Design fix_audio_ns, start of the top module:
module fix_audio_ns(
	output reg ack, 
	output reg overflow, 
	output reg [16-1:0] tx_data, 
	input [16-1:0] rx_data, 
	input [16+16+16+4-1:0] conf, 
	input req, 
	input enable, 
	input rstn, clk 
);
Size: ~7,200 cells after synthesis, roughly 90 I/O pins, about 61,000 um2 of cells after synthesis.
Settings: LEC_CHECK=0, CAP_MARGIN=10, CELL_PAD_IN_SITES_DETAIL_PLACEMENT=1, CORE_ASPECT_RATIO=1.96, CORE_MARGIN=4, CORE_UTILIZATION=40, CTS_CLUSTER_DIAMETER=24, GPL_ROUTABILITY_DRIVEN=1, HOLD_SLACK_MARGIN=-0.07, MAX_ROUTING_LAYER=met5, MIN_ROUTING_LAYER=met1, PLACE_DENSITY_LB_ADDON=0.08, SETUP_SLACK_MARGIN=5.0, SLEW_MARGIN=5; clock period 90.0 ns.
run.sh (not shown) runs the stock make flow with config.mk's settings and CLKGATE_MAP_FILE=.
Change:
CAP_MARGIN = 20   (was 10)
CELL_PAD_IN_SITES_DETAIL_PLACEMENT = not set   (was 1)
CORE_ASPECT_RATIO = not set   (was 1.96)
CORE_MARGIN = 2   (was 4)
CORE_UTILIZATION = 71   (was 40)
CTS_CLUSTER_DIAMETER = not set   (was 24)
CTS_CLUSTER_SIZE = 36   (was not set)
GPL_ROUTABILITY_DRIVEN = not set   (was 1)
HOLD_SLACK_MARGIN = not set   (was -0.07)
MAX_ROUTING_LAYER = not set   (was met5)
MIN_ROUTING_LAYER = not set   (was met1)
PLACE_DENSITY_LB_ADDON = not set   (was 0.08)
SETUP_SLACK_MARGIN = not set   (was 5.0)
SLEW_MARGIN = 20   (was 5)
clock period = 84.7 ns   (was 90.0 ns; I/O delays follow)
=> The changed run completed without violations. Core utilization is higher by 33 points. Register-to-register slack gets worse by 5600 ps. Critical path depth is higher by 3.
Change:
CORE_UTILIZATION = 40   (was 71)
CTS_CLUSTER_SIZE = not set   (was 36)
clock period = 90.0 ns   (was 84.7 ns; I/O delays follow)
Setup slack gains 2600 ps.
Non-clock buffer count fell by 174.
Hold slack is worse by 6.9 ps.
Utilization shrinks by 36 points.
Critical path depth is higher by 9.
Change:
CORE_ASPECT_RATIO = 1.96   (was not set)
SETUP_SLACK_MARGIN = -2.0   (was not set)
SLEW_MARGIN = 5   (was 20)
Effect:
- final cell count rose by 0.42%
- global-route usage rose by 4.6 points
- die size barely changes
- cell area fell by 0.58%
- first-iteration DRC count fell by 25%
- hold slack is about the same
- utilization fell by 0.20 points
Change:
CORE_ASPECT_RATIO = not set   (was 1.96)
CORE_UTILIZATION = 66   (was 40)
CTS_CLUSTER_SIZE = 61   (was not set)
MAX_ROUTING_LAYER = met4   (was not set)
SETUP_SLACK_MARGIN = not set   (was -2.0)
SLEW_MARGIN = 20   (was 5)
clock period = 77.0 ns   (was 90.0 ns; I/O delays follow)
Effect: With this change the flow finished but failed the layout checks on setup timing. Synthesized cell count does not change. Worst setup slack degrades by 4900 ps. Final area went up by a little under a tenth. Worst hold slack gets worse by 4.2 ps. Die size went down by well over a third. Wire length fell by a few percent. Core utilization goes up by 35 points. Area after synthesis does not change.

* * *

Setup of maple:
fix_audio_ns again, from the RTL that the note above started with.
Settings: LEC_CHECK=0, ABC_AREA=1, CAP_MARGIN=20, CORE_MARGIN=2, CORE_UTILIZATION=65, CTS_CLUSTER_SIZE=18, GPL_TIMING_DRIVEN=1, MAX_ROUTING_LAYER=met4, SETUP_SLACK_MARGIN=5.0, SLEW_MARGIN=35, TNS_END_PERCENT=90; clock period 83.8 ns.
diff inputs: maple => lagoon
diff --git a/flow/config.mk b/flow/config.mk
--- a/flow/config.mk
+++ b/flow/config.mk
@@ -9,9 +9,11 @@
 export CAP_MARGIN = 20
 export CORE_MARGIN = 2
-export CORE_UTILIZATION = 65
-export CTS_CLUSTER_SIZE = 18
+export CORE_UTILIZATION = 72
+export CTS_CLUSTER_DIAMETER = 208
+export CTS_CLUSTER_SIZE = 71
 export GPL_TIMING_DRIVEN = 1
 export MAX_ROUTING_LAYER = met4
+export PLACE_DENSITY_LB_ADDON = 0.07
 export SETUP_SLACK_MARGIN = 5.0
 export SLEW_MARGIN = 35
-export TNS_END_PERCENT = 90
+export TNS_END_PERCENT = 5
==> flow/constraint.sdc <==
create_clock -name core_clock -period 68.7 [get_ports {clk}]
set_input_delay 13.7400 -clock core_clock [delete_from_list [all_inputs] [get_ports {clk}]]
set_output_delay 13.7400 -clock core_clock [all_outputs]
set_load 0.01 [all_outputs]
==> results <==
No final results exist for lagoon, since it was stopped by error GRT-0232 during global routing. lagoon against maple: H-tree depth reported by CTS has decreased, count of flip-flops with a built-in enable after synthesis has remained practically unchanged, die boundary height has decreased. The area of the core region in lagoon is 0.899 times that in maple. Compare maple and lagoon | starting density of the core lower: maple. For post-DP HPWL, dividing the value from maple by the value from lagoon gives 0.950. The higher CTS buffer count came out of maple. Area of the synthesized netlist per yosys stat across maple and lagoon: no real change.
Inputs modified between lagoon and nickel:
==> flow/config.mk <==
export PLATFORM = sky130hd
export DESIGN_NAME = fix_audio_ns
export DESIGN_NICKNAME = fix_audio_ns
export VERILOG_FILES = /design/flow/design.v
export SDC_FILE = /design/flow/constraint.sdc
export NUM_CORES = 4
export LEC_CHECK = 0
export ABC_AREA = 1
export CAP_MARGIN = 20
export CORE_MARGIN = 2
export CORE_UTILIZATION = 72
export CTS_CLUSTER_DIAMETER = 215
export CTS_CLUSTER_SIZE = 60
export PLACE_DENSITY = 0.35
export SETUP_SLACK_MARGIN = 5.0
export SLEW_MARGIN = 20
==> flow/constraint.sdc <==
create_clock -name core_clock -period 76.5 [get_ports {clk}]
set_input_delay 15.3000 -clock core_clock [delete_from_list [all_inputs] [get_ports {clk}]]
set_output_delay 15.3000 -clock core_clock [all_outputs]
set_load 0.01 [all_outputs]
==> comparison <==
Status for nickel and lagoon: no clean run
nickel did not run to completion, as it errored out during global routing.
What ended lagoon was a tool error in global routing; the run never finished.
Comparing lagoon against nickel, there is no change at all in core area.
Compared with lagoon, in nickel count of boundary I/O pins closely matched the old numbers; number of buffers inserted by hold repair at cts closely matched the old numbers.
Sort nickel and lagoon by number of gates given a new drive strength after cts asc -> top: nickel
nickel -> lagoon: area fraction in compound gates after synthesis delta 0, exact match
nickel against lagoon; post-CTS setup-driven buffer insertion count is down by more than 10%.
Side by side, pre-CTS setup slack turned out higher in nickel than in lagoon.
The run showing the greater post-detailed-placement half-perimeter wirelength is lagoon.
Reported for nickel and lagoon, sequential fraction of the synthesis area turned out identical to the last digit.
For cedar, these inputs were changed with respect to nickel:
diff --git a/flow/config.mk b/flow/config.mk
--- a/flow/config.mk
+++ b/flow/config.mk
@@ -9,8 +9,5 @@
 export CAP_MARGIN = 20
 export CORE_MARGIN = 2
-export CORE_UTILIZATION = 72
-export CTS_CLUSTER_DIAMETER = 215
-export CTS_CLUSTER_SIZE = 60
-export PLACE_DENSITY = 0.35
-export SETUP_SLACK_MARGIN = 5.0
-export SLEW_MARGIN = 20
+export CORE_UTILIZATION = 40
+export GPL_TIMING_DRIVEN = 0
+export SLEW_MARGIN = 25
==> flow/constraint.sdc <==
create_clock -name core_clock -period 90.0 [get_ports {clk}]
set_input_delay 18.0000 -clock core_clock [delete_from_list [all_inputs] [get_ports {clk}]]
set_output_delay 18.0000 -clock core_clock [all_outputs]
set_load 0.01 [all_outputs]
Results
Looking at the reports, cedar completed the entire flow and the layout it produced met the timing, DRC and antenna checks.
Reported for cedar and nickel, share of synthesized area spent on multiplexers turned out identical to the last digit.
Note that the area of the placeable core recorded for cedar amounts to 1.8 times the value seen in nickel.
Compared with nickel, in cedar number of cell instances after yosys synthesis now sits at about the same level; instance area at placement went up 0.0011 sq mm; number of buffers added on ports roughly the same; routability-driven placement congestion ratio shows a reduction of 4.0%; horizontal die size now larger.
Compared with nickel, cedar shows die size that has gone up by more than half.
